Setup of run A:
==> flow/design.v (excerpt) <==
module ks_add #(
    parameter N = 64
)
(
    input  logic         clk,
    input  logic         rstn_,
    input  logic         en,
    input  logic [N-1:0] a,
    input  logic [N-1:0] b,
    output logic [N-1:0] out
);
Size: about 3000 cells after synthesis, roughly 700 flip-flops, about 200 I/O pins, about 28000 um^2 of cells after synthesis.
make LEC_CHECK=0 CAP_MARGIN=5 CORE_MARGIN=2 CORE_UTILIZATION=68 CTS_CLUSTER_SIZE=39 PLACE_DENSITY=0.35 SETUP_SLACK_MARGIN=0.32 SLEW_MARGIN=20 finish   # period 1.08 ns
run.sh (not shown) runs the stock make flow with config.mk's settings and CLKGATE_MAP_FILE=.
Completing all stages was not enough for run A: its layout failed the final checks because of negative setup slack.
Changes in run B relative to run A:
Settings: swapping 68 for 40 in CORE_UTILIZATION; putting CELL_PAD_IN_SITES_DETAIL_PLACEMENT at 1 where nothing was set; swapping 5 for 20 in CAP_MARGIN; swapping 39 for 20 in CTS_CLUSTER_SIZE; clearing SETUP_SLACK_MARGIN, which used to be 0.32; swapping 0.35 for 0.67 in PLACE_DENSITY; putting MIN_ROUTING_LAYER at met2 where nothing was set; swapping 1.08 for 2.0 in the clock period (ns, I/O delays scaled along).
### Flow results
Run A reports its start point of the critical path as gen_pg[6].g_reg_array[14] while run B reports gen_pg[0].p_reg_array[55].
Looking at first-pass GRT wire length, run B sits 10 mm above run A.
Lower mean number of vias per cell goes to run A over run B.
The detailed-route wire length on metal 1 in run B is 0 times that in run A.
Final checks on run B, whose flow otherwise completed, came back failing, citing negative setup slack.
Diff run A -> run B | core occupancy in the finished layout | decrease of 41 points
> inputs changed (run B -> run C)
Settings: a deleted MIN_ROUTING_LAYER that had been met2; a deleted PLACE_DENSITY that had been 0.67; a deleted CTS_CLUSTER_SIZE that had been 20; a deleted CELL_PAD_IN_SITES_DETAIL_PLACEMENT that had been 1.
--- outcome ---
Summary of run B and run C: one run falls short of a clean finish, namely run B.
Compared with run B, in run C count of clock-buffer cells in the layout up 7.3%, part of the power in registers rose 1.2 points, final critical-path required period lost 110 ps, worst setup slack increased by 110 ps relative to the old numbers, post-route clock period utilization fell 5.3 points.
All-layer global routing usage is higher on run B

---

run 1:
The RTL this note starts from:
==> flow/design.v <==
module pg_0 (
    input logic a,
    input logic b,
    output logic p,
    output logic g
);
assign p = a ^ b;
assign g = a & b;
endmodule
module pg_1plus (
    input logic pi_cur,
    input logic gi_cur,
    input logic pi_prev,
    input logic gi_prev,
    output logic pout,
    output logic gout
);
assign pout = pi_cur & pi_prev;
assign gout = gi_cur | (pi_cur & gi_prev);
endmodule
module ks_add #(
    parameter N = 64
)
(
    input  logic         clk,
    input  logic         rstn_,
    input  logic         en,
    input  logic [N-1:0] a,
    input  logic [N-1:0] b,
    output logic [N-1:0] out
);
    localparam int stages = $clog2(N) + 1;
    function automatic integer log2_arr(input integer x);
        integer k;
        begin
            log2_arr = 0;
            for (k = 1; k < 31; k = k + 1)
                if (x >= (1 << k)) log2_arr = k;
        end
    endfunction
    genvar i;
    generate
        for (i = 0; i < stages; i++) begin : gen_pg
            logic [(N-(2**(i-1)))-1:0] g_reg_array;
            logic [(N-(2**(i-1)))-1:0] p_reg_array;
            logic [(N-(2**(i-1)))-1:0] p_out_array;
            logic [(N-(2**(i-1)))-1:0] g_out_array;
        end
    endgenerate
    genvar j;
    generate
        for (j = 0; j < stages; j++) begin : reg_assign
            always_ff @( posedge clk ) begin
                if ( !rstn_ ) begin
                    gen_pg[j].g_reg_array <= 0;
                    gen_pg[j].p_reg_array <= 0;
                end
                else if ( en ) begin
                    gen_pg[j].g_reg_array <= gen_pg[j].g_out_array;
                    gen_pg[j].p_reg_array <= gen_pg[j].p_out_array;
                end
                else begin
                    gen_pg[j].g_reg_array <= gen_pg[j].g_reg_array;
                    gen_pg[j].p_reg_array <= gen_pg[j].p_reg_array;
                end
            end
        end
    endgenerate
    genvar step;
    generate 
        for (i = 0; i < N; i++) begin
            pg_0 step0(a[i], b[i], gen_pg[0].p_out_array[i], gen_pg[0].g_out_array[i]);
        end
        for (step = 1; step <= stages; step++) begin
            for (i = 0; i < N-2**(step-1); i++) begin 
                if (step == 1) begin
                    pg_1plus stepn(gen_pg[0].p_reg_array[i+1],  
                                 gen_pg[0].g_reg_array[i+1], 
                                 gen_pg[0].p_reg_array[i], 
                                 gen_pg[0].g_reg_array[i], 
                                 gen_pg[step].p_out_array[i], 
                                 gen_pg[step].g_out_array[i]);
                end
                if (step > 1) begin
                    if (i==0) begin
                        pg_1plus stepn(gen_pg[step-1].p_reg_array[i+2**(step-2)],  
                                 gen_pg[step-1].g_reg_array[i+2**(step-2)], 
                                 gen_pg[0].p_reg_array[0], 
                                 gen_pg[0].g_reg_array[0], 
                                 gen_pg[step].p_out_array[0], 
                                 gen_pg[step].g_out_array[0]);
                    end
                    else if (i < 2**(step-2)) begin 
                        pg_1plus stepn(gen_pg[step-1].p_reg_array[i+2**(step-2)],                                         
                                 gen_pg[step-1].g_reg_array[i+2**(step-2)],                                            
                                 gen_pg[log2_arr(i)+1].p_reg_array[i-2**(log2_arr(i))], 
                                 gen_pg[log2_arr(i)+1].g_reg_array[i-2**(log2_arr(i))],
                                 gen_pg[step].p_out_array[i], 
                                 gen_pg[step].g_out_array[i]);
                    end
                    else begin  
                        pg_1plus stepn(gen_pg[step-1].p_reg_array[i+2**(step-2)],  
                                 gen_pg[step-1].g_reg_array[i+2**(step-2)], 
                                 gen_pg[step-1].p_reg_array[i-2**(step-2)], 
                                 gen_pg[step-1].g_reg_array[i-2**(step-2)], 
                                 gen_pg[step].p_out_array[i], 
                                 gen_pg[step].g_out_array[i]);
                    end
                end
            end
        end
    endgenerate
    generate
        for (i = 0; i < N; i++) begin
            if ( i==0 ) begin
                assign out[0] = gen_pg[0].p_reg_array[0];
            end
            else if ( i==1 ) begin
                assign out[1] = gen_pg[0].p_reg_array[1] ^ gen_pg[0].g_reg_array[0];
            end
            else if (i <= N/2) begin  
                assign out[i] = (gen_pg[0].p_reg_array[i]) ^ (gen_pg[log2_arr(i-1)+1].g_reg_array[(i-1)-2**log2_arr(i-1)]); 
            end
            else begin
                assign out[i] = gen_pg[0].p_reg_array[i] ^ gen_pg[stages-1].g_reg_array[(i-1)-(N/2)]; 
            end
        end
    endgenerate
endmodule
clock: 1.57 ns
lec_check: 0
abc_area: 0
cap_margin: 35
cell_pad_in_sites_global_placement: 0
core_aspect_ratio: 1.35
core_margin: 2
core_utilization: 23
cts_cluster_diameter: 181
hold_slack_margin: 0.11
max_routing_layer: met4
min_routing_layer: met2
place_density_lb_addon: 0.15
setup_slack_margin: 0.27
slew_margin: 20
tns_end_percent: 90
Run 1: complete, dirty (negative setup slack)
diff inputs: run 1 => run 2
Settings: a deleted CORE_ASPECT_RATIO that had been 1.35; a deleted CTS_CLUSTER_DIAMETER that had been 181; a deleted SETUP_SLACK_MARGIN that had been 0.27; a deleted CELL_PAD_IN_SITES_GLOBAL_PLACEMENT that had been 0; a deleted ABC_AREA that had been 0; a deleted MIN_ROUTING_LAYER that had been met2; a deleted MAX_ROUTING_LAYER that had been met4; a deleted TNS_END_PERCENT that had been 90; a change of CORE_UTILIZATION from 23 to 40; a deleted PLACE_DENSITY_LB_ADDON that had been 0.15; a deleted HOLD_SLACK_MARGIN that had been 0.11; a change of CAP_MARGIN from 35 to 20; a change of the clock period (ns, I/O delays scaled along) from 1.57 to 1.93.
[summary]
- Summary — area of the core, run 2 relative to run 1: lower, by about 43%.
- For run 2, the group drawing the most power was registers, unlike run 1, where it was clock.
- Per the comparison of run 2 with run 1, global-route met1 utilization climbed 29 points, tally of non-filler cells in the final layout lost about 16%, aggregate global-route resource usage went down.
- Run 2 has completed all stages; timing, DRC and antenna checks passed.
- Run 2 vs run 1: register area down slightly
#### Input delta (run 3 over run 2)
Settings: an added CTS_CLUSTER_DIAMETER of 28; a change of CORE_UTILIZATION from 40 to 72; an added CTS_CLUSTER_SIZE of 50; an added PLACE_DENSITY_LB_ADDON of 0.28; an added SETUP_SLACK_MARGIN of 0.15; a change of the clock period (ns, I/O delays scaled along) from 1.93 to 1.12.
Findings:
The log for run 3 ends in 5_1_grt with error GRT-0116, so the run never completed.
| width of the chip | run 3 vs run 2 | 67 um lower |
Placement-stage worst setup slack: higher on run 2
Relative to run 2, the final RePlAce weighted congestion measured on run 3 has increased by more than 10%.
In the flow results for run 2 and run 3, the TritonCTS buffer count is smaller on run 2.
Measured against each other, run 2 and run 3 differ in floorplan die height, the higher figure coming from run 2.
Looking at run 2 and run 3, the synthesized instance count is a wash.
Number of setup buffers added after CTS up 17 in run 3 wrt run 2
Post-CTS resize count in run 3 is about 270% higher than in run 2
As far as floorplan net count goes, run 2 and run 3 are indistinguishable; the numbers are identical.
What run 4 does differently from run 3 at the input level:
Settings: putting PLACE_DENSITY at 0.95 where nothing was set; clearing PLACE_DENSITY_LB_ADDON, which used to be 0.28; swapping 0.15 for -0.03 in SETUP_SLACK_MARGIN; clearing CTS_CLUSTER_SIZE, which used to be 50; clearing CTS_CLUSTER_DIAMETER, which used to be 28; swapping 20 for 40 in SLEW_MARGIN; swapping 1.12 for 0.449 in the clock period (ns, I/O delays scaled along).
==> comparison <==
Of run 3 and run 4, none finishes clean.
Run 3 never completed, since it errored out during 5_1_grt.
Going from run 3 to run 4, mean instance size in the synthesized netlist shows no meaningful change; detailed-placement wirelength estimate shows an increase of about 7%; cell area after placement shows an increase of about 1.3%; total cell area reported by yosys after synthesis shows no meaningful change.

---

v52:
Starts from the design.v that is shown in full above.
Settings: LEC_CHECK=0, ABC_AREA=1, CAP_MARGIN=20, CORE_MARGIN=2, CORE_UTILIZATION=23, PLACE_DENSITY_LB_ADDON=0.15, SLEW_MARGIN=20, TNS_END_PERCENT=90; clock period 2.94 ns.
The inputs of v57 differ from those of v52 as listed below.
- CORE_UTILIZATION now 58, was 23
- PLACE_DENSITY_LB_ADDON no longer set, was 0.15
- TNS_END_PERCENT no longer set, was 90
- ABC_AREA no longer set, was 1
- the clock period (ns, I/O delays scaled along) now 1.07, was 2.94
--- outcome ---
- End of the critical path: out[1] -> v57, out[27] -> v52
- The flow completed for v57, but it is not clean: the layout still shows negative setup slack.
- The number of core rows in v57 sits 38% below the value recorded for v52.
- Relative to v52, v57 degrades net switching power.
- v57 vs. v52: via count went down; number of multi-input combinational cells in the layout dropped 564.
- Sort v52 and v57 by post-synthesis cell count from yosys desc -> top: v52
- v57 — post-route total power about 160% higher, v52 as reference
## Diff of input files: v33 against v57
- setting TNS_END_PERCENT to 30 for the first time
- setting PLACE_DENSITY_LB_ADDON to 0.29 for the first time
- setting HOLD_SLACK_MARGIN to -0.08 for the first time
- changing CORE_UTILIZATION from 58 to 72
- setting SETUP_SLACK_MARGIN to -0.1 for the first time
- setting CTS_CLUSTER_SIZE to 14 for the first time
- setting CTS_CLUSTER_DIAMETER to 358 for the first time
==> comparison <==
- Note that the routed length per placed instance recorded for v33 amounts to 1.09 times the value seen in v57.
- What the final checks of v33 revealed, after a flow that finished every stage, was a layout that fails on negative hold slack, negative setup slack.
- v33 vs v57: wire length up
- v33 against v57; met3 wirelength from detailed routing is up by more than half.
- Re area fraction in mux cells: no difference whatsoever between v57 and v33.
- Diff v57 -> v33: area fraction of clock buffers and clock inverters saw a decrease, die area now sits lower.
The inputs of v12 differ from those of v33 as listed below.
- TNS_END_PERCENT: 30 -> unset
- SETUP_SLACK_MARGIN: -0.1 -> unset
- HOLD_SLACK_MARGIN: -0.08 -> -0.1
- PLACE_DENSITY_LB_ADDON: 0.29 -> 0.28
- CTS_CLUSTER_DIAMETER: 358 -> 53
- the clock period (ns, I/O delays scaled along): 1.07 -> 1.48
### Flow results
Ran to the end and failed final checks on negative setup slack: v12. Diff v33 -> v12: number of standard cells in the layout, taps in and fillers out lost 57, number of non-clock buffers in the layout lost 14%. Relative to v33, clock share of power increased by 1.2 points in v12. v33 → v12: power decreased by about 27% relative to the old numbers, core utilization down 0.86 points.
Power and IR drop assume default switching activity.
